File: flow/run.sh
#!/bin/bash
# the make line also repeats each setting of config.mk as NAME=value (left out here)
make -C /OpenROAD-flow-scripts/flow DESIGN_CONFIG=/design/flow/config.mk WORK_HOME=/design/flow/orfs CLKGATE_MAP_FILE= finish
File: flow/config.mk
export PLATFORM = sky130hd
export DESIGN_NAME = non_restoring_divider
export DESIGN_NICKNAME = non_restoring_divider
export VERILOG_FILES = /design/flow/design.v
export SDC_FILE = /design/flow/constraint.sdc
export NUM_CORES = 4
export LEC_CHECK = 0
export CAP_MARGIN = 20
export CORE_MARGIN = 2
export CORE_UTILIZATION = 68
export CTS_CLUSTER_DIAMETER = 28
export CTS_CLUSTER_SIZE = 35
export SETUP_SLACK_MARGIN = 1.24
export SLEW_MARGIN = 20
File: flow/constraint.sdc
create_clock -name core_clock -period 4.48 [get_ports {clk_i}]
set_input_delay 0.8960 -clock core_clock [delete_from_list [all_inputs] [get_ports {clk_i}]]
set_output_delay 0.8960 -clock core_clock [all_outputs]
set_load 0.01 [all_outputs]
File: flow/design.v
module non_restoring_divider #(
    parameter DATA_WIDTH = 32
) (
    input  logic                    clk_i,
    input  logic                    clk_en_i,
    input  logic                    rst_n_i,
    input  logic [DATA_WIDTH - 1:0] dividend_i,
    input  logic [DATA_WIDTH - 1:0] divisor_i,
    input  logic                    data_valid_i,
    output logic [DATA_WIDTH - 1:0] quotient_o,
    output logic [DATA_WIDTH - 1:0] remainder_o,
    output logic                    divide_by_zero_o,
    output logic                    data_valid_o,
    output logic                    idle_o
);
    localparam COUNTER_WIDTH = $clog2(DATA_WIDTH);
    typedef enum logic [1:0] {IDLE, DIVIDE, RESTORE} fsm_state_t;
    typedef struct packed {
        logic                    rem_sign;
        logic [DATA_WIDTH - 1:0] remainder;
        logic [DATA_WIDTH - 1:0] quotient;
    } result_t;
    fsm_state_t state_CRT, state_NXT;
        always_ff @(posedge clk_i) begin : state_register
            if (!rst_n_i) begin
                state_CRT <= IDLE;
            end else if (clk_en_i) begin
                state_CRT <= state_NXT;
            end
        end : state_register
    result_t partial_CRT, partial_NXT;
    logic [DATA_WIDTH - 1:0] divisor_CRT, divisor_NXT;
        always_ff @(posedge clk_i) begin : datapath_register
            if (clk_en_i) begin
                partial_CRT <= partial_NXT;
                divisor_CRT <= divisor_NXT;
            end
        end : datapath_register
    logic [COUNTER_WIDTH - 1:0] iter_count_CRT, iter_count_NXT;
        always_ff @(posedge clk_i) begin : counter 
            if (clk_en_i) begin
                iter_count_CRT <= iter_count_NXT;
            end
        end : counter 
    logic divide_by_zero_CRT, divide_by_zero_NXT;
        always_ff @(posedge clk_i) begin : status_register
            if (!rst_n_i) begin
                divide_by_zero_CRT <= 1'b0;
            end else if (clk_en_i) begin
                divide_by_zero_CRT <= divide_by_zero_NXT;
            end
        end : status_register
    result_t pair_shifted;
        always_comb begin : fsm_logic 
            divide_by_zero_NXT = divide_by_zero_CRT;
            iter_count_NXT = iter_count_CRT;
            partial_NXT = partial_CRT;
            divisor_NXT = divisor_CRT;
            state_NXT = state_CRT;
            pair_shifted = 'b0;
            remainder_o = partial_CRT.remainder;
            data_valid_o = 1'b0;
            idle_o = 1'b0;
            case (state_CRT) 
                IDLE: begin 
                    if (data_valid_i) begin
                        state_NXT = DIVIDE;
                    end
                    divide_by_zero_NXT = (divisor_i == '0);
                    partial_NXT.rem_sign = 1'b0;
                    partial_NXT.quotient = dividend_i;
                    partial_NXT.remainder = '0;
                    divisor_NXT = divisor_i;
                    iter_count_NXT = '0;
                    idle_o = 1'b1;
                end
                DIVIDE: begin
                    state_NXT = (iter_count_CRT == (DATA_WIDTH - 1)) ? RESTORE : state_CRT;
                    iter_count_NXT = iter_count_CRT + 1;
                    pair_shifted = partial_CRT << 1; 
                    if (partial_CRT.rem_sign) begin
                        {partial_NXT.rem_sign, partial_NXT.remainder} = {pair_shifted.rem_sign, pair_shifted.remainder} + divisor_CRT;
                    end else begin
                        {partial_NXT.rem_sign, partial_NXT.remainder} = {pair_shifted.rem_sign, pair_shifted.remainder} - divisor_CRT;
                    end
                    partial_NXT.quotient = {pair_shifted.quotient[DATA_WIDTH - 1:1], !partial_NXT.rem_sign};
                end
                RESTORE: begin
                    state_NXT = IDLE;
                    data_valid_o = 1'b1;
                    idle_o = 1'b0;
                    if (partial_CRT.rem_sign) begin
                        {partial_NXT.rem_sign, partial_NXT.remainder} = {partial_CRT.rem_sign, partial_CRT.remainder} + divisor_CRT;
                    end
                    remainder_o = partial_NXT.remainder;
                end
            endcase
        end : fsm_logic
    assign quotient_o = partial_CRT.quotient;
    assign divide_by_zero_o = divide_by_zero_CRT;
endmodule
==> results of run 1 <==
per-stage QoR:
stage / std cells / util / worst slack (ns)
after CTS: 1324 / 0.962 / 0.294
after detailed placement: 1197 / 0.810 / 0.191
after global placement: 1197 / 0.810 / 0.315
after floorplan: 933 / - / 0.849
repair_timing:
item,4_1_cts
setup endpoints to repair,54
pin swaps,93
buffers inserted,110
resized,281
gates cloned,1
==> flow_summary.toml, run 1 <==
# generated from flow reports
[run_status]
outcome = "aborted with a tool error"
stop_stage = "global routing (5_1_grt)"
stop_error = "[ERROR DPL-0038] Utilization greater than 100%, impossible to legalize"

[logic_synthesis]
simple_gate_share = 0.147
yosysTopAreaCell = "edfxtp_1"
ys_cells = 933
common_cells = "edfxtp_1, nand2_1, a21oi_1"
syn_inst = 933
top_area_frac = 0.352
synth-edff-count = 102
ff_type = "edfxtp_1"
xor_area_frac = 0.0865
synth_area_mm2 = 0.00870
topCellsByArea = "edfxtp_1, ha_1, xor2_1, mux2_2, nand2_1"
ys_seq_frac = 0.361
synth.logic.top_family = "AND-OR/OR-AND gates"
syn_nets = 1071
postSynthAreaPerCell_um2 = 9.32
ys_area_mm2 = 0.00870
aoi_share = 0.191
yosysUniqueCellTypes = 67
mux_area_frac = 0.0557
ys.flops = 106
fa_ha_area_frac = 0.102
async_reset_ff_frac = 0
yosys_warnings = 1

[clock_tree]
cts.htree.levels = 3
numCtsBuffers = 9
cts_hold_buffers = 0
cts-root-buf = "clkbuf_16"
clockBufferDepth = 2
clkSinkCount = 106

[placed_design]
place_area_mm2 = 0.0102
portBuffers = 134
place.gp.congestion = 0.920
place.detailed.hpwl_mm = 17.8

[floorplan]
chipWidth_um = 117
initial_core_util = 0.692
die-area_mm2 = 0.0137
fp.dieH_um = 117
core_area_mm2 = 0.0126
top_level_ports = 135
rows = 41
==> run 2: changes to the inputs <==
CAP_MARGIN = 25   (was 20)
CELL_PAD_IN_SITES_DETAIL_PLACEMENT = 0   (was not set)
CELL_PAD_IN_SITES_GLOBAL_PLACEMENT = 0   (was not set)
CORE_UTILIZATION = 66   (was 68)
CTS_CLUSTER_DIAMETER = 189   (was 28)
CTS_CLUSTER_SIZE = not set   (was 35)
GPL_TIMING_DRIVEN = 1   (was not set)
HOLD_SLACK_MARGIN = -0.1   (was not set)
SETUP_SLACK_MARGIN = not set   (was 1.24)
TNS_END_PERCENT = 75   (was not set)
clock period = 3.89 ns   (was 4.48 ns; I/O delays follow)
==> flow_summary.toml, run 2 <==
# generated from flow reports
[logic_synthesis]
async_reset_ff_frac = 0
topCellsByArea = "edfxtp_1, ha_1, xor2_1, mux2_2, nand2_1"
fa_ha_area_frac = 0.102
simple_gate_share = 0.147
ff_type = "edfxtp_1"
syn_nets = 1071
xor_area_frac = 0.0865
yosysUniqueCellTypes = 67
postSynthAreaPerCell_um2 = 9.32
top_area_frac = 0.352
ys.flops = 106
synth_area_mm2 = 0.00870
synth.logic.top_family = "AND-OR/OR-AND gates"
mux_area_frac = 0.0557
ys_seq_frac = 0.361
syn_inst = 933
yosys_warnings = 1
aoi_share = 0.191
yosysTopAreaCell = "edfxtp_1"
common_cells = "edfxtp_1, nand2_1, a21oi_1"
synth-edff-count = 102
ys_area_mm2 = 0.00870
ys_cells = 933

[floorplan]
die-area_mm2 = 0.0141
initial_core_util = 0.684
core_area_mm2 = 0.0127
chipWidth_um = 119
fp.dieH_um = 119
top_level_ports = 135
rows = 41

[run_status]
stop_error = "[ERROR DPL-0038] Utilization greater than 100%, impossible to legalize"
outcome = "aborted with a tool error"
stop_stage = "global routing (5_1_grt)"

[clock_tree]
numCtsBuffers = 9
cts_hold_buffers = 0
cts-root-buf = "clkbuf_16"
cts.htree.levels = 3
clkSinkCount = 106
clockBufferDepth = 2

[placed_design]
place.gp.congestion = 0.987
place.detailed.hpwl_mm = 21.3
dp_cells = 1342
portBuffers = 134
-- run 2: repair_timing --
action,CTS
setup endpoints to repair,39
pin swaps,57
buffers inserted,27
resized,182
-- run 2: through the flow --
step                setup WS (ns)  instance area (um^2)
floorplan                  0.0285                  8700
detailed placement         -0.527                 11200
global placement           -0.190                 11200
CTS                        -0.305                 12100
==> run 3: changes to the inputs <==
ABC_AREA = 1   (was not set)
CAP_MARGIN = 20   (was 25)
CELL_PAD_IN_SITES_DETAIL_PLACEMENT = not set   (was 0)
CELL_PAD_IN_SITES_GLOBAL_PLACEMENT = not set   (was 0)
CORE_UTILIZATION = 68   (was 66)
CTS_CLUSTER_DIAMETER = 247   (was 189)
CTS_CLUSTER_SIZE = 22   (was not set)
GPL_TIMING_DRIVEN = not set   (was 1)
HOLD_SLACK_MARGIN = not set   (was -0.1)
SETUP_SLACK_MARGIN = 0.83   (was not set)
clock period = 2.89 ns   (was 3.89 ns; I/O delays follow)
==> flow_summary.toml, run 3 <==
# generated from flow reports
[run_status]
outcome = "aborted with a tool error"
stop_stage = "clock tree synthesis (4_1_cts)"
stop_error = "[ERROR DPL-0038] Utilization greater than 100%, impossible to legalize"

[logic_synthesis]
ys.flops = 106
async_reset_ff_frac = 0
ff_type = "edfxtp_1"
postSynthAreaPerCell_um2 = 6.37
top_cell = "nand2_1"
aoi_share = 0.0850
syn_nets = 1818
ys_cells = 1680
xor_area_frac = 0.0303
mux_area_frac = 0
syn_inst = 1680
ys_seq_frac = 0.294
top_area_frac = 0.286
yosys_warnings = 1
common_cells = "nand2_1, inv_1, nor2_1"
ys_area_mm2 = 0.0107
synth.logic.top_family = "simple AND/OR/NAND/NOR gates"
synth_area_mm2 = 0.0107
fa_ha_area_frac = 0.0833
topCellsByArea = "edfxtp_1, nand2_1, inv_1, ha_1, nor2_1"
yosysUniqueCellTypes = 46
synth-edff-count = 102
yosysTopAreaCell = "edfxtp_1"
simple_gate_share = 0.381

[floorplan]
core_area_mm2 = 0.0153
chipWidth_um = 129
initial_core_util = 0.699
rows = 45
die-area_mm2 = 0.0168
top_level_ports = 135
fp.dieH_um = 129

[placed_design]
place_area_mm2 = 0.0135
place.gp.congestion = 1.05
dp_slack_ns = -0.321
place.detailed.hpwl_mm = 29.5
portBuffers = 134
[run 3: through the flow]
| step | total power, uW | std cells | setup TNS, ns |
|---|---|---|---|
| detailed placement | 4910 | 2143 | -9.25 |
| global placement | 4790 | 2143 | -4.57 |
| floorplan | 3740 | 1680 | 0 |
==> run 4: changes to the inputs <==
ABC_AREA = 0   (was 1)
CELL_PAD_IN_SITES_GLOBAL_PLACEMENT = 0   (was not set)
CORE_UTILIZATION = 32   (was 68)
CTS_CLUSTER_DIAMETER = not set   (was 247)
CTS_CLUSTER_SIZE = not set   (was 22)
GPL_TIMING_DRIVEN = 1   (was not set)
HOLD_SLACK_MARGIN = 0.02   (was not set)
PLACE_DENSITY_LB_ADDON = 0.09   (was not set)
SETUP_SLACK_MARGIN = not set   (was 0.83)
TNS_END_PERCENT = not set   (was 75)
clock period = 3.06 ns   (was 2.89 ns; I/O delays follow)
==> flow_summary.toml, run 4 <==
# generated from flow reports
[run_status]
outcome = "finished with violations"
so.violations = "setup timing"

[worst_setup_path]
worstPathMaxFanout = 4
regToRegSetupSlack_ns = -0.99
timing.rr.start = "divisor_CRT[0]$_DFFE_PP_"
crit_end = "partial_CRT[63]$_DFFE_PP_"
path_buffers = 4
crit_required_ns = 3.15
crit_start = "divisor_CRT[0]$_DFFE_PP_"
slowest_stage = "edfxtp_1"
max_stage_delay_ns = 0.42
crit_chain = "buf_6 > inv_4 > ha_4 > nor3b_4 > and2_4 > nor3b_4 > nand2_2 > nor3b_4 > buf_6 > a21oi_2 > xor2_1 > ha_1 > buf_6 > a21o_1 > a21oi_2 > o31ai_4 > a221oi_2 > xor2_1 > o221ai_1"
end_kind = "flip-flop"
reg2regPathDepth = 19
critical_path_cell_count = 19
arrival_ns = 4.14
r2r_end = "partial_CRT[63]$_DFFE_PP_"
cp-start-kind = "flip-flop"
crit_type = "reg2reg"
crit_family = "simple AND/OR/NAND/NOR gates"

[pwr]
pg_seq_uw = 1830
p_sw_frac = 0.369
combinationalPowerShare = 0.533
combinationalPower_uw = 3580
power_density_mw_per_mm2 = 464
p_switching_uw = 2480
leakagePower_uw = 0.00618
intPower_uw = 4230
clock_power_uw = 1300
seq_power_share = 0.273
peakVddDrop_uv = 286
power-top-group = "combinational cells"
clkPwrFrac = 0.193

[min_path]
hp-class = "reg2reg"
worstHoldEndpoint = "state_CRT[0]$_DFF_P_"
min_from = "state_CRT[0]$_DFF_P_"
min_path_cells = 2

[drt]
n_antenna_cell = 0
finalWirelength_mm = 31.4
num_vias = 8768
ant_nets = 0
viasPerCell = 5.09
wl_per_cell_um = 18.2
post-route-drc-count = 0
dr.pass1.iters = 5
drt_iter0_drc = 448

[timing]
final.min_clock_period_ns = 4.05
hold_viol = 0
tightestPinTransition_ns = 0.596
finalSetupViolCount = 52
setup_ws_ns = -0.994
rsz0062_at_grt = "yes"
fin_setup_tns_ns = -33.66
slew_headroom = 0.599
max_freq_ghz = 0.247
fin_crit_sh = 1.32
clock_skew_ns = 0.0196
slew_violations = 0

[clock_tree]
cts-root-buf = "clkbuf_16"
clockBufferDepth = 2
insertion_delay_ns = 0.38
cts_tree = "yes"
numCtsBuffers = 9
clkSinkCount = 106
cts_hold_buffers = 0
cts.htree.levels = 3
path_clk_slew_ns = 0.09

[cells_and_area]
layout.nets = 1516
n_fill_cell = 2395
area_growth_pct = 66.4
fin_cells = 1724
stdcell_area_mm2 = 0.0145
utilization = 0.540
seqCellArea_mm2 = 0.00314
logic_area_mm2 = 0.00626

[global_route]
grt_max_degree = 38
grt_overflow_total = 0
antenna_found_initial = 0
grt_usage = 0.219
grt_pass1_vias = 9115
grt_pass1_wl_mm = 48.6

[placed_design]
dp_slack_ns = -0.995
place.gp.congestion = 0.840
dp_cells = 1609
portBuffers = 134
place.detailed.hpwl_mm = 22.7
place_area_mm2 = 0.0122

[logic_synthesis]
ys_area_mm2 = 0.00870
ys.flops = 106
postSynthAreaPerCell_um2 = 9.32
syn_nets = 1071
yosysUniqueCellTypes = 67
top_area_frac = 0.352
async_reset_ff_frac = 0
topCellsByArea = "edfxtp_1, ha_1, xor2_1, mux2_2, nand2_1"
ff_type = "edfxtp_1"
synth-edff-count = 102
yosys_warnings = 1
ys_cells = 933
syn_inst = 933
mux_area_frac = 0.0557
simple_gate_share = 0.147
fa_ha_area_frac = 0.102
synth_area_mm2 = 0.00870
aoi_share = 0.191
common_cells = "edfxtp_1, nand2_1, a21oi_1"
synth.logic.top_family = "AND-OR/OR-AND gates"
yosysTopAreaCell = "edfxtp_1"
xor_area_frac = 0.0865
ys_seq_frac = 0.361

[run]
maxCapViolCount = 0
warnings = 30

[floorplan]
top_level_ports = 135
core_area_mm2 = 0.0268
die-area_mm2 = 0.0285
chipWidth_um = 169
fp.dieH_um = 169
rows = 60
initial_core_util = 0.324
run 4: cell type report:
cell class,instances,share of cell area
multi-input combinational,731,0.433
tap,341,0.0295
clock buffer,9,0.0156
clock inverter,7,0.00597
timing repair buffer,497,0.290
inverter,33,0.00873
sequential,106,0.217
run 4: routing by layer:
layer | routed length, um | vias up | track usage
met5 | 0 | - | 0
met3 | 1280 | 34 | 0.0383
met4 | 544 | 0 | 0.0525
met1 | 14400 | 4221 | 0.286
met2 | 15200 | 190 | 0.376
li1 | - | 4323 | -
run 4: what timing repair did:
| item | CTS | global route |
|---|---|---|
| setup endpoints to repair | 56 | 56 |
| buffers inserted | 82 | 39 |
| endpoints found under the hold margin | 0 | 0 |
| pin swaps | 102 | 89 |
| gates resized | 317 | 112 |
run 4: through the flow:
step / total power (uW) / hold slack (ns)
3_5_place_dp: 4590 / 0.514
5_1_grt: 7100 / 0.556
4_1_cts: 6420 / 0.530
6_report: 6710 / 0.526
2_1_floorplan: 3330 / 0.515
3_3_place_gp: 4600 / 0.499
==> run 5: changes to the inputs <==
ABC_AREA = not set   (was 0)
CELL_PAD_IN_SITES_GLOBAL_PLACEMENT = not set   (was 0)
CORE_UTILIZATION = 40   (was 32)
GPL_TIMING_DRIVEN = not set   (was 1)
HOLD_SLACK_MARGIN = not set   (was 0.02)
PLACE_DENSITY_LB_ADDON = not set   (was 0.09)
SETUP_SLACK_MARGIN = -0.3   (was not set)
clock period = 5.24 ns   (was 3.06 ns; I/O delays follow)
==> flow_summary.toml, run 5 <==
# generated from flow reports
[pwr]
intPower_uw = 1900
p_sw_frac = 0.366
seq_power_share = 0.363
power_density_mw_per_mm2 = 287
clkPwrFrac = 0.242
peakVddDrop_uv = 171
clock_power_uw = 728
combinationalPowerShare = 0.394
combinationalPower_uw = 1180
totalPowerFinal_uw = 3010
pg_seq_uw = 1090
p_switching_uw = 1100
power-top-group = "combinational cells"
leakagePower_uw = 0.00407

[logic_synthesis]
syn_nets = 1071
yosysTopAreaCell = "edfxtp_1"
syn_inst = 933
simple_gate_share = 0.147
yosysUniqueCellTypes = 67
ys_area_mm2 = 0.00870
common_cells = "edfxtp_1, nand2_1, a21oi_1"
async_reset_ff_frac = 0
ys.flops = 106
synth.logic.top_family = "AND-OR/OR-AND gates"
synth_area_mm2 = 0.00870
ys_seq_frac = 0.361
ff_type = "edfxtp_1"
yosys_warnings = 1
aoi_share = 0.191
synth-edff-count = 102
postSynthAreaPerCell_um2 = 9.32
top_area_frac = 0.352
mux_area_frac = 0.0557
fa_ha_area_frac = 0.102
ys_cells = 933
xor_area_frac = 0.0865
topCellsByArea = "edfxtp_1, ha_1, xor2_1, mux2_2, nand2_1"

[worst_setup_path]
critical_path_cell_count = 12
path_buffers = 1
crit_type = "reg2out"
crit_required_ns = 4.19
crit_start = "divisor_CRT[0]$_DFFE_PP_"
max_stage_delay_ns = 0.48
crit_end = "remainder_o[30]"
crit_family = "AND-OR/OR-AND gates"
reg2regPathDepth = 17
arrival_ns = 3.94
cp-start-kind = "flip-flop"
timing.rr.start = "divisor_CRT[1]$_DFFE_PP_"
end_kind = "output pin"
crit_chain = "ha_1 > fa_1 > a211oi_1 > o21ai_0 > a21oi_1 > o21ai_1 > o211ai_2 > nand2_1 > a221oi_1 > xnor2_1 > a221o_1 > clkdlybuf4s50_1"
slowest_stage = "clkdlybuf4s50_1"
r2r_end = "partial_CRT[0]$_DFFE_PP_"
regToRegSetupSlack_ns = 0.65
worstPathMaxFanout = 5

[drt]
ant_nets = 0
dr.pass1.iters = 7
viasPerCell = 5.61
post-route-drc-count = 0
finalWirelength_mm = 24.6
num_vias = 7359
n_antenna_cell = 0
drt_iter0_drc = 477
wl_per_cell_um = 18.7

[min_path]
worstHoldEndpoint = "state_CRT[0]$_DFF_P_"
min_path_cells = 2
hp-class = "reg2reg"
min_from = "state_CRT[0]$_DFF_P_"

[placed_design]
place.gp.congestion = 0.899
portBuffers = 134
dp_cells = 1295
place.detailed.hpwl_mm = 18.9

[clock_tree]
cts.htree.levels = 3
clockBufferDepth = 2
path_clk_slew_ns = 0.08
clkSinkCount = 106
ctsResizeCount = 0
cts_tree = "yes"
post_cts_buffers = 0
cts-root-buf = "clkbuf_16"
insertion_delay_ns = 0.37
cts_hold_buffers = 0
numCtsBuffers = 9

[cells_and_area]
area_growth_pct = 20.3
fin_cells = 1311
utilization = 0.495
layout.nets = 1169

[global_route]
antenna_found_initial = 2
grt_pass1_vias = 7210
grt_usage = 0.219
grt_max_degree = 42
grt_overflow_total = 0
grt_pass1_wl_mm = 38.7

[floorplan]
chipWidth_um = 151
rows = 53
die-area_mm2 = 0.0229
fp.dieH_um = 151
top_level_ports = 135
core_area_mm2 = 0.0212
initial_core_util = 0.411

[timing]
fin_crit_sh = 0.952
max_freq_ghz = 0.201
slew_violations = 0
clock_skew_ns = 0.0122
fin_setup_tns_ns = 0
hold-worst-slack_ns = 0.506
finalSetupViolCount = 0
tightestPinTransition_ns = 1.01
final.min_clock_period_ns = 4.99
hold_viol = 0
slew_headroom = 0.329

[run]
warnings = 27
maxCapViolCount = 0

[run_status]
outcome = "complete, no violations"
run 5: routing by layer:
| layer | global-route usage | vias up | share of wire |
|---|---|---|---|
| met3 | 0.0536 | 33 | 0.066 |
| met4 | 0.0668 | 2 | 0.021 |
| met5 | 0 | - | 0.00053 |
| met1 | 0.293 | 3505 | 0.46 |
| met2 | 0.351 | 196 | 0.45 |
| li1 | - | 3623 | - |
run 5: layout make-up:
class                      instances  area [um^2]
fill                            2027        10700
multi-input combinational        731         5070
sequential                       106         3140
timing repair buffer             150         1470
tap                              275          344
clock buffer                       9          225
inverter                          33          124
clock inverter                     7         83.8
run 5: stage by stage:
stage / cell area (um^2) / setup slack, ns
floorplan: 8700 / 1.38
global placement: 10200 / 0.687
detailed placement: 10200 / 0.636
CTS: 10500 / 0.215
global route: 10500 / -0.0606
finish: 10500 / 0.253
==> run 6: changes to the inputs <==
CELL_PAD_IN_SITES_DETAIL_PLACEMENT = 1   (was not set)
CELL_PAD_IN_SITES_GLOBAL_PLACEMENT = 2   (was not set)
CORE_ASPECT_RATIO = 0.71   (was not set)
CORE_MARGIN = 4   (was 2)
CORE_UTILIZATION = 58   (was 40)
SETUP_SLACK_MARGIN = not set   (was -0.3)
SLEW_MARGIN = 25   (was 20)
clock period = 7.12 ns   (was 5.24 ns; I/O delays follow)
==> flow_summary.toml, run 6 <==
# generated from flow reports
[floorplan]
chipWidth_um = 153
rows = 37
fp.dieH_um = 111
initial_core_util = 0.596
core_area_mm2 = 0.0146
die-area_mm2 = 0.0170

[logic_synthesis]
top_area_frac = 0.352
ys.flops = 106
common_cells = "edfxtp_1, nand2_1, a21oi_1"
synth_area_mm2 = 0.00870
ys_area_mm2 = 0.00870
ys_cells = 933
aoi_share = 0.191
syn_nets = 1071
synth-edff-count = 102
ff_type = "edfxtp_1"
fa_ha_area_frac = 0.102
topCellsByArea = "edfxtp_1, ha_1, xor2_1, mux2_2, nand2_1"
mux_area_frac = 0.0557
yosysTopAreaCell = "edfxtp_1"
async_reset_ff_frac = 0
yosys_warnings = 1
simple_gate_share = 0.147
xor_area_frac = 0.0865
yosysUniqueCellTypes = 67
syn_inst = 933
postSynthAreaPerCell_um2 = 9.32
synth.logic.top_family = "AND-OR/OR-AND gates"
ys_seq_frac = 0.361

[run_status]
outcome = "aborted with a tool error"
stop_stage = "global placement without I/O (3_1_place_gp_skip_io)"
stop_error = "[ERROR GPL-0301] Utilization 103.235 % exceeds 100%."
==> run 7: changes to the inputs <==
CELL_PAD_IN_SITES_DETAIL_PLACEMENT = not set   (was 1)
CELL_PAD_IN_SITES_GLOBAL_PLACEMENT = not set   (was 2)
CORE_ASPECT_RATIO = not set   (was 0.71)
CORE_MARGIN = 2   (was 4)
CORE_UTILIZATION = 39   (was 58)
SLEW_MARGIN = 20   (was 25)
clock period = 6.89 ns   (was 7.12 ns; I/O delays follow)
==> flow_summary.toml, run 7 <==
# generated from flow reports
[run_status]
outcome = "complete, no violations"

[timing]
max_freq_ghz = 0.188
slew_headroom = 0.542
fin_setup_tns_ns = 0
final.min_clock_period_ns = 5.31
hold_viol = 0
rsz0062_at_grt = "no"
slew_violations = 0
tightestPinTransition_ns = 0.687
fin_crit_sh = 0.771
finalSetupViolCount = 0
clock_skew_ns = 0.0135

[placed_design]
place_area_mm2 = 0.0101
place.detailed.hpwl_mm = 18.6
place.gp.congestion = 0.958
portBuffers = 134

[drt]
dr.pass1.iters = 4
viasPerCell = 5.60
drt_iter0_drc = 607
wl_per_cell_um = 18.8
ant_nets = 0
post-route-drc-count = 0
finalWirelength_mm = 24.6
num_vias = 7348

[worst_setup_path]
timing.rr.start = "divisor_CRT[1]$_DFFE_PP_"
max_stage_delay_ns = 0.48
critical_path_cell_count = 12
reg2regPathDepth = 16
r2r_end = "partial_CRT[63]$_DFFE_PP_"
crit_end = "remainder_o[30]"
crit_family = "AND-OR/OR-AND gates"
end_kind = "output pin"
crit_chain = "ha_1 > fa_1 > a211oi_1 > o21ai_0 > a21oi_1 > o21ai_1 > o211ai_2 > nand2_1 > a221oi_1 > xnor2_1 > a221o_1 > clkdlybuf4s50_1"
path_buffers = 1
crit_start = "divisor_CRT[0]$_DFFE_PP_"
arrival_ns = 3.94
slowest_stage = "edfxtp_1"
crit_required_ns = 5.51
crit_type = "reg2out"
worstPathMaxFanout = 5
regToRegSetupSlack_ns = 2.10
cp-start-kind = "flip-flop"

[pwr]
p_sw_frac = 0.357
peakVddDrop_uv = 136
clock_power_uw = 565
totalPowerFinal_uw = 2290
clkPwrFrac = 0.247
p_switching_uw = 817
seq_power_share = 0.363
combinationalPower_uw = 893
pg_seq_uw = 830
power_density_mw_per_mm2 = 220
intPower_uw = 1470
combinationalPowerShare = 0.390
power-top-group = "combinational cells"
leakagePower_uw = 0.00404

[logic_synthesis]
syn_nets = 1071
synth_area_mm2 = 0.00870
yosysTopAreaCell = "edfxtp_1"
yosys_warnings = 1
ys.flops = 106
syn_inst = 933
synth-edff-count = 102
ys_area_mm2 = 0.00870
mux_area_frac = 0.0557
ys_seq_frac = 0.361
aoi_share = 0.191
top_area_frac = 0.352
ff_type = "edfxtp_1"
topCellsByArea = "edfxtp_1, ha_1, xor2_1, mux2_2, nand2_1"
postSynthAreaPerCell_um2 = 9.32
ys_cells = 933
common_cells = "edfxtp_1, nand2_1, a21oi_1"
xor_area_frac = 0.0865
yosysUniqueCellTypes = 67
synth.logic.top_family = "AND-OR/OR-AND gates"
async_reset_ff_frac = 0
fa_ha_area_frac = 0.102
simple_gate_share = 0.147

[global_route]
grt_usage = 0.209
grt_pass1_vias = 7265
grt_pass1_wl_mm = 38.8
grt_max_degree = 38
grt_overflow_total = 0
antenna_found_initial = 3

[floorplan]
initial_core_util = 0.398
fp.dieH_um = 153
core_area_mm2 = 0.0218
die-area_mm2 = 0.0235
rows = 54
chipWidth_um = 153
top_level_ports = 135

[cells_and_area]
n_fill_cell = 2081
stdcell_area_mm2 = 0.0104
utilization = 0.477
layout.nets = 1163
area_growth_pct = 19.8

[clock_tree]
ctsResizeCount = 0
clockBufferDepth = 2
cts-root-buf = "clkbuf_16"
clkSinkCount = 106
cts_tree = "yes"
post_cts_buffers = 0
path_clk_slew_ns = 0.08
cts.htree.levels = 3
numCtsBuffers = 9
cts_hold_buffers = 0
insertion_delay_ns = 0.37

[min_path]
hp-class = "reg2reg"
min_from = "state_CRT[0]$_DFF_P_"
min_path_cells = 2
worstHoldEndpoint = "state_CRT[0]$_DFF_P_"

[run]
warnings = 27
maxCapViolCount = 0
[run 7: through the flow]
step | std cells | hold slack, ns | worst slack, ns
6_report | 1311 | 0.517 | 1.58
5_1_grt | 1310 | 0.547 | 1.20
4_1_cts | 1310 | 0.516 | 1.56
2_1_floorplan | 933 | 0.515 | 2.78
3_5_place_dp | 1294 | 0.502 | 1.97
3_3_place_gp | 1294 | 0.496 | 2.01
[run 7: layout make-up]
class                      count  area [um^2]  share of cell area
antenna                        1         2.50            0.000240
timing repair buffer         144         1420               0.136
clock inverter                 7         83.8             0.00805
inverter                      33          124              0.0119
multi-input combinational    731         5070               0.487
clock buffer                   9          225              0.0216
sequential                   106         3140               0.302
tap                          280          350              0.0336
[run 7: per-layer routing]
metal,up-vias,global-route usage,share of wire
li1,3623,-,-
met1,3448,0.283,0.46
met2,233,0.329,0.44
met3,42,0.0482,0.068
met4,2,0.0692,0.025
met5,-,0,0.00053
==> run 8: changes to the inputs <==
CORE_UTILIZATION = 40   (was 39)
clock period = 3.92 ns   (was 6.89 ns; I/O delays follow)
==> flow_summary.toml, run 8 <==
# generated from flow reports
[run_status]
outcome = "finished with violations"
so.violations = "setup timing"

[timing]
rsz0062_at_grt = "yes"
max_freq_ghz = 0.242
slew_headroom = 0.460
fin_crit_sh = 1.06
clock_skew_ns = 0.0102
tightestPinTransition_ns = 0.803
hold_viol = 0
slew_violations = 0
finalSetupViolCount = 16
final.min_clock_period_ns = 4.14
hold-worst-slack_ns = 0.518
setup_ws_ns = -0.219

[logic_synthesis]
yosys_warnings = 1
mux_area_frac = 0.0557
synth.logic.top_family = "AND-OR/OR-AND gates"
syn_nets = 1071
yosysUniqueCellTypes = 67
synth-edff-count = 102
synth_area_mm2 = 0.00870
simple_gate_share = 0.147
postSynthAreaPerCell_um2 = 9.32
ys.flops = 106
aoi_share = 0.191
yosysTopAreaCell = "edfxtp_1"
common_cells = "edfxtp_1, nand2_1, a21oi_1"
ys_seq_frac = 0.361
fa_ha_area_frac = 0.102
top_area_frac = 0.352
topCellsByArea = "edfxtp_1, ha_1, xor2_1, mux2_2, nand2_1"
ff_type = "edfxtp_1"
async_reset_ff_frac = 0
syn_inst = 933
xor_area_frac = 0.0865
ys_cells = 933
ys_area_mm2 = 0.00870

[pwr]
clock_power_uw = 970
leakagePower_uw = 0.00543
intPower_uw = 3080
power-top-group = "combinational cells"
p_switching_uw = 1770
power_density_mw_per_mm2 = 375
combinationalPowerShare = 0.501
seq_power_share = 0.299
p_sw_frac = 0.364
clkPwrFrac = 0.200
pg_seq_uw = 1450
peakVddDrop_uv = 237
combinationalPower_uw = 2430

[worst_setup_path]
timing.rr.start = "divisor_CRT[6]$_DFFE_PP_"
arrival_ns = 3.35
regToRegSetupSlack_ns = -0.20
crit_end = "remainder_o[28]"
reg2regPathDepth = 17
r2r_end = "partial_CRT[62]$_DFFE_PP_"
worstPathMaxFanout = 3
path_buffers = 2
crit_start = "divisor_CRT[0]$_DFFE_PP_"
crit_required_ns = 3.14
crit_type = "reg2out"
worst_path_most_repeated_cell = "o21ai_2"
end_kind = "output pin"
slowest_stage = "edfxtp_1"
crit_chain = "buf_6 > ha_4 > fa_2 > a211oi_4 > o21ai_2 > a21oi_2 > o21ai_2 > o211ai_2 > a31oi_1 > a21oi_1 > xor2_1 > o21ai_0 > dlygate4sd2_1"
critical_path_cell_count = 13
max_stage_delay_ns = 0.43
cp-start-kind = "flip-flop"
crit_family = "AND-OR/OR-AND gates"

[drt]
post-route-drc-count = 0
drt_iter0_drc = 577
ant_nets = 0
finalWirelength_mm = 28.4
dr.pass1.iters = 5
wl_per_cell_um = 18.7
num_vias = 8358
viasPerCell = 5.49

[placed_design]
dp_cells = 1441
place.gp.congestion = 0.892
portBuffers = 134
place.detailed.hpwl_mm = 20.4
dp_slack_ns = -0.315

[global_route]
globalRouteMet3Util = 0.0518
grt_max_degree = 49
antenna_found_initial = 2
use_met1 = 0.317
grt_usage = 0.244
busiest_layer = "met2"
grt_pass1_wl_mm = 43.0
gr-usage-met2 = 0.409
grt_overflow_total = 0
grt_pass1_vias = 8147

[floorplan]
core_area_mm2 = 0.0212
chipWidth_um = 151
fp.dieH_um = 151
initial_core_util = 0.411
rows = 53
top_level_ports = 135
die-area_mm2 = 0.0229

[cells_and_area]
layout.nets = 1379
fin_cells = 1522
n_fill_cell = 1756
area_growth_pct = 48.5
utilization = 0.610

[run]
maxCapViolCount = 0
warnings = 29

[clock_tree]
clkSinkCount = 106
cts-root-buf = "clkbuf_16"
cts_tree = "yes"
clockBufferDepth = 2
path_clk_slew_ns = 0.08
insertion_delay_ns = 0.37
cts.htree.levels = 3
numCtsBuffers = 9

[min_path]
min_path_cells = 2
min_from = "state_CRT[0]$_DFF_P_"
hp-class = "reg2reg"
worstHoldEndpoint = "state_CRT[0]$_DFF_P_"
-- run 8: per-layer routing --
layer | wire length [um] | share of wire
met5 | 12 | 0.00042
met1 | 12200 | 0.43
met2 | 13600 | 0.48
met3 | 1830 | 0.065
met4 | 670 | 0.024
-- run 8: what timing repair did --
item | 4_1_cts | 5_1_grt
gates resized | 124 | 134
hold buffers | 0 | 0
setup buffers | 37 | 32
endpoints found under the setup margin | 37 | 40
pin swaps | 28 | 69
gates cloned | 0 | 0
-- run 8: layout make-up --
| type | instances | area, um^2 | share of cell area |
|---|---|---|---|
| antenna | 1 | 2.50 | 0.000194 |
| clock buffer | 9 | 225 | 0.0174 |
| clock inverter | 7 | 78.8 | 0.00611 |
| inverter | 33 | 126 | 0.00979 |
| multi-input combinational | 731 | 5880 | 0.456 |
| sequential | 106 | 3140 | 0.244 |
| tap | 275 | 344 | 0.0266 |
| timing repair buffer | 360 | 3110 | 0.241 |
-- run 8: per-stage QoR --
step,setup TNS (ns),area [um^2],total power [uW]
after global placement,-2.83,11300,3360
final,-1.71,12900,4850
after CTS,-1.36,12300,4590
after detailed placement,-4.39,11300,3380
after floorplan,0,8700,2580
after global routing,-4.49,12900,5090
==> run 9: changes to the inputs <==
ABC_AREA = 1   (was not set)
CORE_UTILIZATION = 72   (was 40)
CTS_CLUSTER_DIAMETER = 280   (was not set)
CTS_CLUSTER_SIZE = 97   (was not set)
PLACE_DENSITY = 0.43   (was not set)
SETUP_SLACK_MARGIN = 0.79   (was not set)
TNS_END_PERCENT = 10   (was not set)
clock period = 3.55 ns   (was 3.92 ns; I/O delays follow)
==> flow_summary.toml, run 9 <==
# generated from flow reports
[placed_design]
place.gp.congestion = 1.06
place.detailed.hpwl_mm = 26.7
portBuffers = 134
place_area_mm2 = 0.0120

[logic_synthesis]
aoi_share = 0.0850
yosysTopAreaCell = "edfxtp_1"
fa_ha_area_frac = 0.0833
synth_area_mm2 = 0.0107
ys_seq_frac = 0.294
top_cell = "nand2_1"
xor_area_frac = 0.0303
ys.flops = 106
simple_gate_share = 0.381
postSynthAreaPerCell_um2 = 6.37
syn_nets = 1818
ys_cells = 1680
syn_inst = 1680
top_area_frac = 0.286
async_reset_ff_frac = 0
ff_type = "edfxtp_1"
common_cells = "nand2_1, inv_1, nor2_1"
synth.logic.top_family = "simple AND/OR/NAND/NOR gates"
yosys_warnings = 1
topCellsByArea = "edfxtp_1, nand2_1, inv_1, ha_1, nor2_1"
mux_area_frac = 0
synth-edff-count = 102
yosysUniqueCellTypes = 46
ys_area_mm2 = 0.0107

[floorplan]
rows = 44
chipWidth_um = 126
top_level_ports = 135
fp.dieH_um = 126
die-area_mm2 = 0.0159
initial_core_util = 0.736
core_area_mm2 = 0.0145

[run_status]
stop_stage = "clock tree synthesis (4_1_cts)"
stop_error = "[ERROR DPL-0033] detailed placement checks failed during check placement."
outcome = "aborted with a tool error"
run 9: per-stage QoR:
step / hold WS [ns] / instances / worst slack (ns) / power, uW / util
after floorplan: 0.486 / 1680 / 0.565 / 2980 / -
after detailed placement: 0.468 / 1948 / 0.0302 / 3590 / 0.828
after global placement: 0.468 / 1948 / 0.115 / 3530 / 0.828
==> run 10: changes to the inputs <==
ABC_AREA = not set   (was 1)
CORE_UTILIZATION = 66   (was 72)
CTS_CLUSTER_DIAMETER = not set   (was 280)
CTS_CLUSTER_SIZE = 68   (was 97)
HOLD_SLACK_MARGIN = -0.1   (was not set)
PLACE_DENSITY = not set   (was 0.43)
SETUP_SLACK_MARGIN = not set   (was 0.79)
TNS_END_PERCENT = 5   (was 10)
clock period = 3.85 ns   (was 3.55 ns; I/O delays follow)
==> flow_summary.toml, run 10 <==
# generated from flow reports
[run_status]
outcome = "aborted with a tool error"
stop_stage = "global routing (5_1_grt)"
stop_error = "[ERROR DPL-0038] Utilization greater than 100%, impossible to legalize"

[logic_synthesis]
fa_ha_area_frac = 0.102
postSynthAreaPerCell_um2 = 9.32
yosys_warnings = 1
synth_area_mm2 = 0.00870
async_reset_ff_frac = 0
common_cells = "edfxtp_1, nand2_1, a21oi_1"
topCellsByArea = "edfxtp_1, ha_1, xor2_1, mux2_2, nand2_1"
ys.flops = 106
ys_cells = 933
yosysTopAreaCell = "edfxtp_1"
syn_inst = 933
ys_area_mm2 = 0.00870
synth.logic.top_family = "AND-OR/OR-AND gates"
mux_area_frac = 0.0557
ys_seq_frac = 0.361
top_area_frac = 0.352
synth-edff-count = 102
simple_gate_share = 0.147
ff_type = "edfxtp_1"
aoi_share = 0.191
yosysUniqueCellTypes = 67
syn_nets = 1071
xor_area_frac = 0.0865

[clock_tree]
cts_hold_buffers = 0
cts.htree.levels = 3
numCtsBuffers = 9
cts-root-buf = "clkbuf_16"
clockBufferDepth = 2
clkSinkCount = 106

[placed_design]
place.gp.congestion = 0.984
portBuffers = 134
place.detailed.hpwl_mm = 21.7

[floorplan]
rows = 41
chipWidth_um = 119
top_level_ports = 135
initial_core_util = 0.684
fp.dieH_um = 119
core_area_mm2 = 0.0127
die-area_mm2 = 0.0141
-- run 10: stage by stage --
stage	worst slack [ns]	std cells	utilization	TNS [ns]	instance area, um^2
after detailed placement	-0.628	1343	0.880	-7.98	11200
after CTS	-0.264	1388	0.949	-4.40	12100
after global placement	-0.296	1343	0.880	-3.27	11200
after floorplan	0.0765	933	-	0	8710
-- run 10: repair_timing --
action	CTS
gates resized	106
buffers inserted	29
endpoints found under the setup margin	45
pin swaps	36
==> run 11: changes to the inputs <==
CAP_MARGIN = 30   (was 20)
CELL_PAD_IN_SITES_DETAIL_PLACEMENT = 0   (was not set)
CORE_ASPECT_RATIO = 0.52   (was not set)
CORE_MARGIN = 10   (was 2)
CORE_UTILIZATION = 38   (was 66)
CTS_CLUSTER_DIAMETER = 152   (was not set)
CTS_CLUSTER_SIZE = 91   (was 68)
HOLD_SLACK_MARGIN = not set   (was -0.1)
MAX_ROUTING_LAYER = met4   (was not set)
SETUP_SLACK_MARGIN = -0.47   (was not set)
TNS_END_PERCENT = 35   (was 5)
clock period = 8.02 ns   (was 3.85 ns; I/O delays follow)
==> flow_summary.toml, run 11 <==
# generated from flow reports
[logic_synthesis]
common_cells = "edfxtp_1, nand2_1, a21oi_1"
simple_gate_share = 0.147
ys.flops = 106
ys_area_mm2 = 0.00870
yosys_warnings = 1
topCellsByArea = "edfxtp_1, ha_1, xor2_1, mux2_2, nand2_1"
synth_area_mm2 = 0.00870
aoi_share = 0.191
yosysTopAreaCell = "edfxtp_1"
yosysUniqueCellTypes = 67
syn_inst = 933
synth-edff-count = 102
ys_seq_frac = 0.361
async_reset_ff_frac = 0
xor_area_frac = 0.0865
top_area_frac = 0.352
mux_area_frac = 0.0557
synth.logic.top_family = "AND-OR/OR-AND gates"
fa_ha_area_frac = 0.102
postSynthAreaPerCell_um2 = 9.32
ff_type = "edfxtp_1"
syn_nets = 1071
ys_cells = 933

[run_status]
outcome = "complete, no violations"

[timing]
finalSetupViolCount = 0
slew_headroom = 0.508
setup_ws_ns = 2.30
rsz0062_at_grt = "no"
fin_setup_tns_ns = 0
max_freq_ghz = 0.175
fin_crit_sh = 0.714
final.min_clock_period_ns = 5.72
hold-worst-slack_ns = 0.516
tightestPinTransition_ns = 0.737
clock_skew_ns = 0.0119
slew_violations = 0
hold_viol = 0

[pwr]
intPower_uw = 1240
p_switching_uw = 757
peakVddDrop_uv = 108
p_sw_frac = 0.380
power_density_mw_per_mm2 = 191
clock_power_uw = 466
clkPwrFrac = 0.233
combinationalPowerShare = 0.405
seq_power_share = 0.361
leakagePower_uw = 0.00404
pg_seq_uw = 720
totalPowerFinal_uw = 1990
combinationalPower_uw = 808
power-top-group = "combinational cells"

[drt]
finalWirelength_mm = 29.1
ant_nets = 0
drt_iter0_drc = 849
post-route-drc-count = 0
dr.pass1.iters = 5
viasPerCell = 5.62
wl_per_cell_um = 21.7
num_vias = 7521
n_antenna_cell = 0

[global_route]
grt_max_degree = 45
grt_overflow_total = 0
grt_pass1_vias = 6825
antenna_found_initial = 0
grt_pass1_wl_mm = 43.7
grt_usage = 0.197

[worst_setup_path]
critical_path_cell_count = 12
timing.rr.start = "divisor_CRT[2]$_DFFE_PP_"
slowest_stage = "clkdlybuf4s50_1"
crit_start = "divisor_CRT[0]$_DFFE_PP_"
arrival_ns = 4.12
worstPathMaxFanout = 5
regToRegSetupSlack_ns = 2.92
max_stage_delay_ns = 0.50
cp-start-kind = "flip-flop"
crit_end = "remainder_o[30]"
crit_type = "reg2out"
reg2regPathDepth = 15
r2r_end = "partial_CRT[0]$_DFFE_PP_"
crit_required_ns = 6.42
crit_family = "AND-OR/OR-AND gates"
end_kind = "output pin"
crit_chain = "ha_1 > fa_1 > a211oi_1 > o21ai_0 > a21oi_1 > o21ai_1 > o211ai_2 > nand2_1 > a221oi_1 > xnor2_1 > a221o_1 > clkdlybuf4s50_1"
path_buffers = 1

[floorplan]
initial_core_util = 0.392
fp.dieH_um = 129
top_level_ports = 135
core_area_mm2 = 0.0222
die-area_mm2 = 0.0297
chipWidth_um = 230
rows = 39

[clock_tree]
cts.htree.levels = 3
ctsResizeCount = 0
numCtsBuffers = 9
clockBufferDepth = 2
clkSinkCount = 106
path_clk_slew_ns = 0.08
cts-root-buf = "clkbuf_16"
post_cts_buffers = 0
cts_tree = "yes"
cts_hold_buffers = 0
insertion_delay_ns = 0.37

[cells_and_area]
utilization = 0.471
seqCellArea_mm2 = 0.00314
logic_area_mm2 = 0.00507
area_growth_pct = 20.2
layout.nets = 1164
n_fill_cell = 2101

[run]
maxCapViolCount = 0
warnings = 27

[min_path]
min_path_cells = 2
hp-class = "reg2reg"
worstHoldEndpoint = "state_CRT[0]$_DFF_P_"
min_from = "state_CRT[0]$_DFF_P_"

[placed_design]
place.detailed.hpwl_mm = 23.1
dp_slack_ns = 2.72
place.gp.congestion = 0.944
portBuffers = 134
==> run 11: layout make-up <==
type                       instances  area share
clock inverter                     7     0.00682
timing repair buffer             145       0.137
clock buffer                       9      0.0216
inverter                          33      0.0119
tap                              307      0.0368
sequential                       106       0.301
multi-input combinational        731       0.485
==> run 11: through the flow <==
| step | area, um^2 | instances |
|---|---|---|
| floorplan | 8700 | 933 |
| global placement | 10100 | 1321 |
| detailed placement | 10100 | 1321 |
| CTS | 10400 | 1337 |
| global route | 10500 | 1338 |
| finish | 10500 | 1338 |
==> run 11: per-layer routing <==
layer | track usage | part of all wire
met4 | 0.0231 | 0.0063
met2 | 0.225 | 0.35
met1 | 0.326 | 0.54
met5 | - | 0
met3 | 0.0479 | 0.10
==> run 12: changes to the inputs <==
CAP_MARGIN = 20   (was 30)
CELL_PAD_IN_SITES_DETAIL_PLACEMENT = not set   (was 0)
CORE_ASPECT_RATIO = not set   (was 0.52)
CORE_MARGIN = 2   (was 10)
CORE_UTILIZATION = 70   (was 38)
CTS_CLUSTER_DIAMETER = 28   (was 152)
CTS_CLUSTER_SIZE = 36   (was 91)
HOLD_SLACK_MARGIN = -0.04   (was not set)
MAX_ROUTING_LAYER = not set   (was met4)
PLACE_DENSITY_LB_ADDON = 0.27   (was not set)
SETUP_SLACK_MARGIN = not set   (was -0.47)
TNS_END_PERCENT = not set   (was 35)
clock period = 4.19 ns   (was 8.02 ns; I/O delays follow)
==> flow_summary.toml, run 12 <==
# generated from flow reports
[run_status]
outcome = "aborted with a tool error"
stop_stage = "global routing (5_1_grt)"
stop_error = "[ERROR GRT-0232] Routing congestion too high. Check the congestion heatmap in the GUI."

[floorplan]
fp.dieH_um = 115
rows = 40
die-area_mm2 = 0.0133
top_level_ports = 135
core_area_mm2 = 0.0121
chipWidth_um = 115
initial_core_util = 0.721

[clock_tree]
clockBufferDepth = 2
cts-root-buf = "clkbuf_16"
numCtsBuffers = 9
cts_hold_buffers = 0
clkSinkCount = 106
cts.htree.levels = 3

[placed_design]
place_area_mm2 = 0.0104
place.gp.congestion = 0.993
place.detailed.hpwl_mm = 20.6
dp_cells = 1237
portBuffers = 134

[logic_synthesis]
ys_cells = 933
synth-edff-count = 102
xor_area_frac = 0.0865
syn_nets = 1071
fa_ha_area_frac = 0.102
yosysUniqueCellTypes = 67
common_cells = "edfxtp_1, nand2_1, a21oi_1"
aoi_share = 0.191
yosysTopAreaCell = "edfxtp_1"
mux_area_frac = 0.0557
postSynthAreaPerCell_um2 = 9.32
ys.flops = 106
topCellsByArea = "edfxtp_1, ha_1, xor2_1, mux2_2, nand2_1"
ys_seq_frac = 0.361
async_reset_ff_frac = 0
synth_area_mm2 = 0.00870
synth.logic.top_family = "AND-OR/OR-AND gates"
simple_gate_share = 0.147
top_area_frac = 0.352
syn_inst = 933
ys_area_mm2 = 0.00870
yosys_warnings = 1
ff_type = "edfxtp_1"

[global_route]
grt_overflow_total = 93
grt_usage = 0.789
==> run 12: through the flow <==
step	power, uW	util	setup WS, ns
floorplan	2410	-	0.329
global placement	2890	0.861	0.0433
detailed placement	2950	0.861	-0.264
CTS	3960	0.913	-0.0799
==> run 12: timing repair <==
item / CTS
pin swaps: 11
gates cloned: 0
setup buffers: 11
setup endpoints to repair: 37
gates resized: 61
==> run 12: per-layer routing <==
metal	track usage	overflow
met1	0.790	1
met2	0.967	55
met3	0.618	0
met4	0.836	37
met5	0.0815	0
==> run 13: changes to the inputs <==
CORE_UTILIZATION = 65   (was 70)
CTS_CLUSTER_DIAMETER = not set   (was 28)
CTS_CLUSTER_SIZE = not set   (was 36)
HOLD_SLACK_MARGIN = not set   (was -0.04)
PLACE_DENSITY_LB_ADDON = not set   (was 0.27)
clock period = 3.97 ns   (was 4.19 ns; I/O delays follow)
==> flow_summary.toml, run 13 <==
# generated from flow reports
[logic_synthesis]
ys_seq_frac = 0.361
syn_nets = 1071
topCellsByArea = "edfxtp_1, ha_1, xor2_1, mux2_2, nand2_1"
synth.logic.top_family = "AND-OR/OR-AND gates"
fa_ha_area_frac = 0.102
async_reset_ff_frac = 0
ys.flops = 106
synth-edff-count = 102
common_cells = "edfxtp_1, nand2_1, a21oi_1"
top_area_frac = 0.352
postSynthAreaPerCell_um2 = 9.32
mux_area_frac = 0.0557
syn_inst = 933
ys_area_mm2 = 0.00870
aoi_share = 0.191
synth_area_mm2 = 0.00870
ys_cells = 933
ff_type = "edfxtp_1"
xor_area_frac = 0.0865
yosys_warnings = 1
yosysUniqueCellTypes = 67
simple_gate_share = 0.147
yosysTopAreaCell = "edfxtp_1"

[clock_tree]
cts.htree.levels = 3
numCtsBuffers = 9
clkSinkCount = 106
clockBufferDepth = 2
cts-root-buf = "clkbuf_16"

[floorplan]
fp.dieH_um = 120
rows = 42
chipWidth_um = 120
core_area_mm2 = 0.0131
top_level_ports = 135
die-area_mm2 = 0.0143
initial_core_util = 0.662

[placed_design]
dp_cells = 1331
portBuffers = 134
dp_slack_ns = -0.546
place.gp.congestion = 0.964
place.detailed.hpwl_mm = 22.4

[global_route]
grt_usage = 0.730
grt_overflow_total = 2

[run_status]
outcome = "aborted with a tool error"
stop_error = "[ERROR GRT-0116] Global routing finished with congestion. Check the congestion regions in the DRC Viewer."
stop_stage = "global routing (5_1_grt)"
[run 13: stage by stage]
step	TNS (ns)	util	cell area, um^2
3_5_place_dp	-3.99	0.841	11000
2_1_floorplan	0	-	8700
3_3_place_gp	-0.872	0.841	11000
4_1_cts	-1.67	0.941	12400
[run 13: routing by layer]
layer / global-route usage / overflow
met1: 0.742 / 0
met2: 0.914 / 0
met3: 0.552 / 0
met4: 0.714 / 2
met5: 0.176 / 0
[run 13: what timing repair did]
item	CTS
hold buffers	0
endpoints found under the setup margin	35
buffers inserted	45
resized	198
pin swaps	83
==> run 14: changes to the inputs <==
CORE_UTILIZATION = 72   (was 65)
CTS_CLUSTER_SIZE = 35   (was not set)
PLACE_DENSITY = 0.95   (was not set)
clock period = 4.28 ns   (was 3.97 ns; I/O delays follow)
==> flow_summary.toml, run 14 <==
# generated from flow reports
[run_status]
outcome = "aborted with a tool error"
stop_stage = "global routing (5_1_grt)"
stop_error = "[ERROR GRT-0232] Routing congestion too high. Check the congestion heatmap in the GUI."

[logic_synthesis]
mux_area_frac = 0.0557
syn_nets = 1071
yosysUniqueCellTypes = 67
ys_seq_frac = 0.361
simple_gate_share = 0.147
async_reset_ff_frac = 0
synth-edff-count = 102
top_area_frac = 0.352
topCellsByArea = "edfxtp_1, ha_1, xor2_1, mux2_2, nand2_1"
ff_type = "edfxtp_1"
synth_area_mm2 = 0.00870
xor_area_frac = 0.0865
yosysTopAreaCell = "edfxtp_1"
aoi_share = 0.191
ys.flops = 106
fa_ha_area_frac = 0.102
common_cells = "edfxtp_1, nand2_1, a21oi_1"
synth.logic.top_family = "AND-OR/OR-AND gates"
syn_inst = 933
postSynthAreaPerCell_um2 = 9.32
yosys_warnings = 1
ys_cells = 933
ys_area_mm2 = 0.00870

[placed_design]
place_area_mm2 = 0.0102
place.detailed.hpwl_mm = 20.0
place.gp.congestion = 1.03
dp_cells = 1192
portBuffers = 134

[floorplan]
die-area_mm2 = 0.0130
rows = 40
top_level_ports = 135
chipWidth_um = 114
fp.dieH_um = 114
initial_core_util = 0.730
core_area_mm2 = 0.0119

[global_route]
grt_overflow_total = 41
grt_usage = 0.788

[clock_tree]
numCtsBuffers = 9
cts-root-buf = "clkbuf_16"
cts.htree.levels = 3
clockBufferDepth = 2
clkSinkCount = 106
[run 14: through the flow]
| step | setup WS (ns) | TNS, ns |
|---|---|---|
| 3_5_place_dp | -0.242 | -0.263 |
| 2_1_floorplan | 0.419 | 0 |
| 4_1_cts | -0.104 | -0.165 |
| 3_3_place_gp | 0.00558 | 0 |
[run 14: repair_timing]
action,in CTS
endpoints found under the setup margin,20
pin swaps,10
cloned,0
hold buffers,0
resized,34
buffers inserted,19
[run 14: per-layer routing]
metal  GRT overflow  global-route usage
met1              1               0.790
met4             20               0.807
met5              0               0.267
met3              0               0.656
met2             20               0.930
==> run 15: changes to the inputs <==
CAP_MARGIN = 25   (was 20)
CELL_PAD_IN_SITES_DETAIL_PLACEMENT = 0   (was not set)
CELL_PAD_IN_SITES_GLOBAL_PLACEMENT = 0   (was not set)
CORE_UTILIZATION = 65   (was 72)
CTS_CLUSTER_SIZE = not set   (was 35)
GPL_TIMING_DRIVEN = 1   (was not set)
PLACE_DENSITY = not set   (was 0.95)
TNS_END_PERCENT = 10   (was not set)
clock period = 3.68 ns   (was 4.28 ns; I/O delays follow)
==> flow_summary.toml, run 15 <==
# generated from flow reports
[logic_synthesis]
ff_type = "edfxtp_1"
yosys_warnings = 1
yosysUniqueCellTypes = 67
ys.flops = 106
topCellsByArea = "edfxtp_1, ha_1, xor2_1, mux2_2, nand2_1"
mux_area_frac = 0.0557
top_area_frac = 0.352
syn_nets = 1071
aoi_share = 0.191
fa_ha_area_frac = 0.102
ys_cells = 933
syn_inst = 933
common_cells = "edfxtp_1, nand2_1, a21oi_1"
synth_area_mm2 = 0.00870
ys_area_mm2 = 0.00870
async_reset_ff_frac = 0
synth-edff-count = 102
postSynthAreaPerCell_um2 = 9.32
simple_gate_share = 0.147
synth.logic.top_family = "AND-OR/OR-AND gates"
yosysTopAreaCell = "edfxtp_1"
xor_area_frac = 0.0865
ys_seq_frac = 0.361

[floorplan]
rows = 42
top_level_ports = 135
core_area_mm2 = 0.0131
chipWidth_um = 120
fp.dieH_um = 120
die-area_mm2 = 0.0143
initial_core_util = 0.662

[run_status]
outcome = "aborted with a tool error"
stop_stage = "global routing (5_1_grt)"
stop_error = "[ERROR GRT-0232] Routing congestion too high. Check the congestion heatmap in the GUI."

[placed_design]
place.detailed.hpwl_mm = 21.0
place.gp.congestion = 0.998
portBuffers = 134
dp_cells = 1371

[global_route]
grt_usage = 0.800
grt_overflow_total = 123

[clock_tree]
clkSinkCount = 106
cts-root-buf = "clkbuf_16"
cts_hold_buffers = 0
numCtsBuffers = 9
cts.htree.levels = 3
clockBufferDepth = 2
## run 15: through the flow
stage               setup WS, ns  hold WS [ns]  instance area [um^2]   util
floorplan                0.00453         0.515                  8720      -
global placement          -0.362         0.493                 11400  0.865
detailed placement        -0.523         0.538                 11400  0.865
CTS                       -0.369         0.549                 12300  0.935
## run 15: what timing repair did
item / in CTS
pin swaps: 45
resized: 156
setup buffers: 25
cloned: 0
endpoints found under the setup margin: 44
## run 15: per-layer routing
layer / overflow / global-route usage
met5: 0 / 0.202
met4: 45 / 0.866
met3: 3 / 0.645
met2: 73 / 0.967
met1: 2 / 0.779
==> run 16: changes to the inputs <==
ABC_AREA = 1   (was not set)
CAP_MARGIN = 20   (was 25)
CELL_PAD_IN_SITES_DETAIL_PLACEMENT = not set   (was 0)
CELL_PAD_IN_SITES_GLOBAL_PLACEMENT = not set   (was 0)
CORE_ASPECT_RATIO = 0.5   (was not set)
CORE_UTILIZATION = 68   (was 65)
CTS_CLUSTER_DIAMETER = 379   (was not set)
CTS_CLUSTER_SIZE = 100   (was not set)
GPL_TIMING_DRIVEN = not set   (was 1)
PLACE_DENSITY = 0.36   (was not set)
TNS_END_PERCENT = not set   (was 10)
clock period = 2.91 ns   (was 3.68 ns; I/O delays follow)
==> flow_summary.toml, run 16 <==
# generated from flow reports
[floorplan]
chipWidth_um = 181
core_area_mm2 = 0.0154
top_level_ports = 135
fp.dieH_um = 92.7
initial_core_util = 0.696
die-area_mm2 = 0.0168
rows = 32

[logic_synthesis]
yosysTopAreaCell = "edfxtp_1"
syn_nets = 1818
yosys_warnings = 1
common_cells = "nand2_1, inv_1, nor2_1"
top_area_frac = 0.286
topCellsByArea = "edfxtp_1, nand2_1, inv_1, ha_1, nor2_1"
async_reset_ff_frac = 0
top_cell = "nand2_1"
ys_seq_frac = 0.294
postSynthAreaPerCell_um2 = 6.37
yosysUniqueCellTypes = 46
ys.flops = 106
mux_area_frac = 0
synth_area_mm2 = 0.0107
ff_type = "edfxtp_1"
fa_ha_area_frac = 0.0833
aoi_share = 0.0850
xor_area_frac = 0.0303
synth-edff-count = 102
ys_area_mm2 = 0.0107
ys_cells = 1680
simple_gate_share = 0.381
syn_inst = 1680
synth.logic.top_family = "simple AND/OR/NAND/NOR gates"

[placed_design]
place.gp.congestion = 1.04
place.detailed.hpwl_mm = 29.2
place_area_mm2 = 0.0133
portBuffers = 134

[run_status]
outcome = "aborted with a tool error"
stop_stage = "clock tree synthesis (4_1_cts)"
stop_error = "[ERROR DPL-0033] detailed placement checks failed during check placement."
## run 16: through the flow
stage                     setup WS, ns   util  cells  TNS (ns)
after floorplan                 0.0279      -   1680         0
after global placement          -0.245  0.863   2132     -4.10
after detailed placement        -0.397  0.863   2132     -9.54
==> run 17: changes to the inputs <==
ABC_AREA = not set   (was 1)
CAP_MARGIN = 25   (was 20)
CELL_PAD_IN_SITES_DETAIL_PLACEMENT = 0   (was not set)
CELL_PAD_IN_SITES_GLOBAL_PLACEMENT = 0   (was not set)
CORE_ASPECT_RATIO = not set   (was 0.5)
CORE_UTILIZATION = 66   (was 68)
CTS_CLUSTER_DIAMETER = not set   (was 379)
CTS_CLUSTER_SIZE = not set   (was 100)
GPL_TIMING_DRIVEN = 1   (was not set)
PLACE_DENSITY = 0.6   (was 0.36)
TNS_END_PERCENT = 10   (was not set)
clock period = 3.72 ns   (was 2.91 ns; I/O delays follow)
==> flow_summary.toml, run 17 <==
# generated from flow reports
[logic_synthesis]
aoi_share = 0.191
simple_gate_share = 0.147
yosysTopAreaCell = "edfxtp_1"
common_cells = "edfxtp_1, nand2_1, a21oi_1"
async_reset_ff_frac = 0
yosys_warnings = 1
ys_area_mm2 = 0.00870
ys.flops = 106
postSynthAreaPerCell_um2 = 9.32
synth_area_mm2 = 0.00870
syn_inst = 933
synth.logic.top_family = "AND-OR/OR-AND gates"
ys_seq_frac = 0.361
syn_nets = 1071
ff_type = "edfxtp_1"
synth-edff-count = 102
xor_area_frac = 0.0865
topCellsByArea = "edfxtp_1, ha_1, xor2_1, mux2_2, nand2_1"
top_area_frac = 0.352
fa_ha_area_frac = 0.102
mux_area_frac = 0.0557
ys_cells = 933
yosysUniqueCellTypes = 67

[floorplan]
rows = 41
initial_core_util = 0.684
fp.dieH_um = 119
top_level_ports = 135
core_area_mm2 = 0.0127
die-area_mm2 = 0.0141
chipWidth_um = 119

[placed_design]
place.detailed.hpwl_mm = 22.6
place.gp.congestion = 1.02
portBuffers = 134
place_area_mm2 = 0.0114

[run_status]
stop_stage = "clock tree synthesis (4_1_cts)"
outcome = "aborted with a tool error"
stop_error = "[ERROR DPL-0033] detailed placement checks failed during check placement."
==> run 17: metrics by stage <==
stage / hold slack (ns) / instances / total power (uW) / setup slack (ns)
2_1_floorplan: 0.515 / 933 / 2720 / 0.00547
3_3_place_gp: 0.496 / 1368 / 3550 / -0.402
3_5_place_dp: 0.537 / 1368 / 3660 / -0.642
==> run 18: changes to the inputs <==
ABC_AREA = 1   (was not set)
CAP_MARGIN = 20   (was 25)
CELL_PAD_IN_SITES_DETAIL_PLACEMENT = not set   (was 0)
CELL_PAD_IN_SITES_GLOBAL_PLACEMENT = not set   (was 0)
CORE_ASPECT_RATIO = 0.5   (was not set)
CORE_UTILIZATION = 72   (was 66)
CTS_CLUSTER_DIAMETER = 280   (was not set)
CTS_CLUSTER_SIZE = 97   (was not set)
GPL_TIMING_DRIVEN = not set   (was 1)
PLACE_DENSITY = not set   (was 0.6)
SETUP_SLACK_MARGIN = -0.19   (was not set)
clock period = 3.37 ns   (was 3.72 ns; I/O delays follow)
==> flow_summary.toml, run 18 <==
# generated from flow reports
[run_status]
outcome = "finished with violations"
so.violations = "setup timing"

[clock_tree]
cts.htree.levels = 3
insertion_delay_ns = 0.38
path_clk_slew_ns = 0.08
cts_tree = "yes"
cts-root-buf = "clkbuf_16"
numCtsBuffers = 9
clkSinkCount = 106
clockBufferDepth = 2

[logic_synthesis]
yosysUniqueCellTypes = 46
synth.logic.top_family = "simple AND/OR/NAND/NOR gates"
aoi_share = 0.0850
syn_nets = 1818
synth_area_mm2 = 0.0107
ys_seq_frac = 0.294
top_cell = "nand2_1"
yosys_warnings = 1
top_area_frac = 0.286
fa_ha_area_frac = 0.0833
ys_area_mm2 = 0.0107
common_cells = "nand2_1, inv_1, nor2_1"
topCellsByArea = "edfxtp_1, nand2_1, inv_1, ha_1, nor2_1"
synth-edff-count = 102
syn_inst = 1680
mux_area_frac = 0
yosysTopAreaCell = "edfxtp_1"
ys_cells = 1680
async_reset_ff_frac = 0
ys.flops = 106
postSynthAreaPerCell_um2 = 6.37
ff_type = "edfxtp_1"
xor_area_frac = 0.0303
simple_gate_share = 0.381

[global_route]
grt_usage = 0.469
globalRouteMet3Util = 0.107
grt_pass1_wl_mm = 58.0
grt_overflow_total = 0
use_met1 = 0.569
busiest_layer = "met2"
grt_max_degree = 68
gr-usage-met2 = 0.758
grt_pass1_vias = 11716
antenna_found_initial = 1

[timing]
setup_ws_ns = -0.676
finalSetupViolCount = 44
clock_skew_ns = 0.0155
slew_violations = 0
final.min_clock_period_ns = 4.05
rsz0062_at_grt = "yes"
tightestPinTransition_ns = 0.981
hold-worst-slack_ns = 0.497
hold_viol = 0
fin_crit_sh = 1.20
fin_setup_tns_ns = -9.58
slew_headroom = 0.345
max_freq_ghz = 0.247

[drt]
viasPerCell = 6.43
num_vias = 12979
dr.pass1.iters = 12
n_antenna_cell = 0
ant_nets = 0
wl_per_cell_um = 20.2
post-route-drc-count = 0
finalWirelength_mm = 40.7
drt_iter0_drc = 2376

[min_path]
min_path_cells = 2
min_from = "divide_by_zero_CRT$_SDFFE_PN0P_"
hp-class = "reg2reg"
worstHoldEndpoint = "divide_by_zero_CRT$_SDFFE_PN0P_"

[pwr]
leakagePower_uw = 0.00675
clock_power_uw = 1170
pg_seq_uw = 1720
power_density_mw_per_mm2 = 410
combinationalPowerShare = 0.460
peakVddDrop_uv = 334
clkPwrFrac = 0.219
combinationalPower_uw = 2450
p_sw_frac = 0.425
seq_power_share = 0.322
p_switching_uw = 2270
power-top-group = "combinational cells"
intPower_uw = 3070

[worst_setup_path]
arrival_ns = 3.37
max_stage_delay_ns = 0.67
crit_required_ns = 2.70
crit_family = "AND-OR/OR-AND gates"
slowest_stage = "o21ai_0"
reg2regPathDepth = 20
r2r_end = "partial_CRT[0]$_DFFE_PP_"
crit_end = "remainder_o[5]"
worstPathMaxFanout = 4
end_kind = "output pin"
path_buffers = 2
cp-start-kind = "flip-flop"
crit_chain = "buf_4 > ha_1 > nand2_1 > nor2_1 > nand2_1 > nand3_2 > o21ai_0 > o211ai_1 > nand2_1 > clkdlybuf4s50_1"
regToRegSetupSlack_ns = -0.35
crit_type = "reg2out"
critical_path_cell_count = 10
worst_path_most_repeated_cell = "nand2_1"
crit_start = "divisor_CRT[1]$_DFFE_PP_"
timing.rr.start = "divisor_CRT[2]$_DFFE_PP_"

[floorplan]
core_area_mm2 = 0.0145
fp.dieH_um = 90.2
die-area_mm2 = 0.0159
top_level_ports = 135
initial_core_util = 0.738
rows = 31
chipWidth_um = 176

[cells_and_area]
utilization = 0.898
n_fill_cell = 745
layout.nets = 1952
area_growth_pct = 21.8

[placed_design]
place.detailed.hpwl_mm = 27.0
place.gp.congestion = 1.04
portBuffers = 134
dp_slack_ns = -0.0214

[run]
maxCapViolCount = 0
warnings = 32
-- run 18: final cells by class --
type                    instances  area [um^2]  area share
multi-input cells            1254         6620       0.508
clock buffers                  10          229      0.0176
well taps                     198          248      0.0190
repair buffers                184         1750       0.134
flip-flops and latches        106         3140       0.241
inverters                     259          972      0.0746
clock inverters                 6         73.8     0.00567
-- run 18: per-stage QoR --
step           area, um^2  cells  power [uW]
3_5_place_dp        12200   1981        3820
5_1_grt             13000   2017        5540
4_1_cts             12700   2006        5020
2_1_floorplan       10700   1680        3140
3_3_place_gp        12200   1981        3730
6_report            13000   2017        5340
-- run 18: layer usage --
metal | routed length, um | vias up
met5 | 13 | -
met4 | 3970 | 2
met3 | 6300 | 433
met2 | 17100 | 1335
met1 | 13300 | 5660
li1 | - | 5549
-- run 18: what timing repair did --
item | 4_1_cts | 5_1_grt
setup endpoints to repair | 22 | 40
gates cloned | 0 | 0
endpoints found under the hold margin | 0 | 0
pin swaps | 2 | 11
hold buffers | 0 | 0
resized | 21 | 63
buffers inserted | 9 | 11
Power and IR drop assume default switching activity.
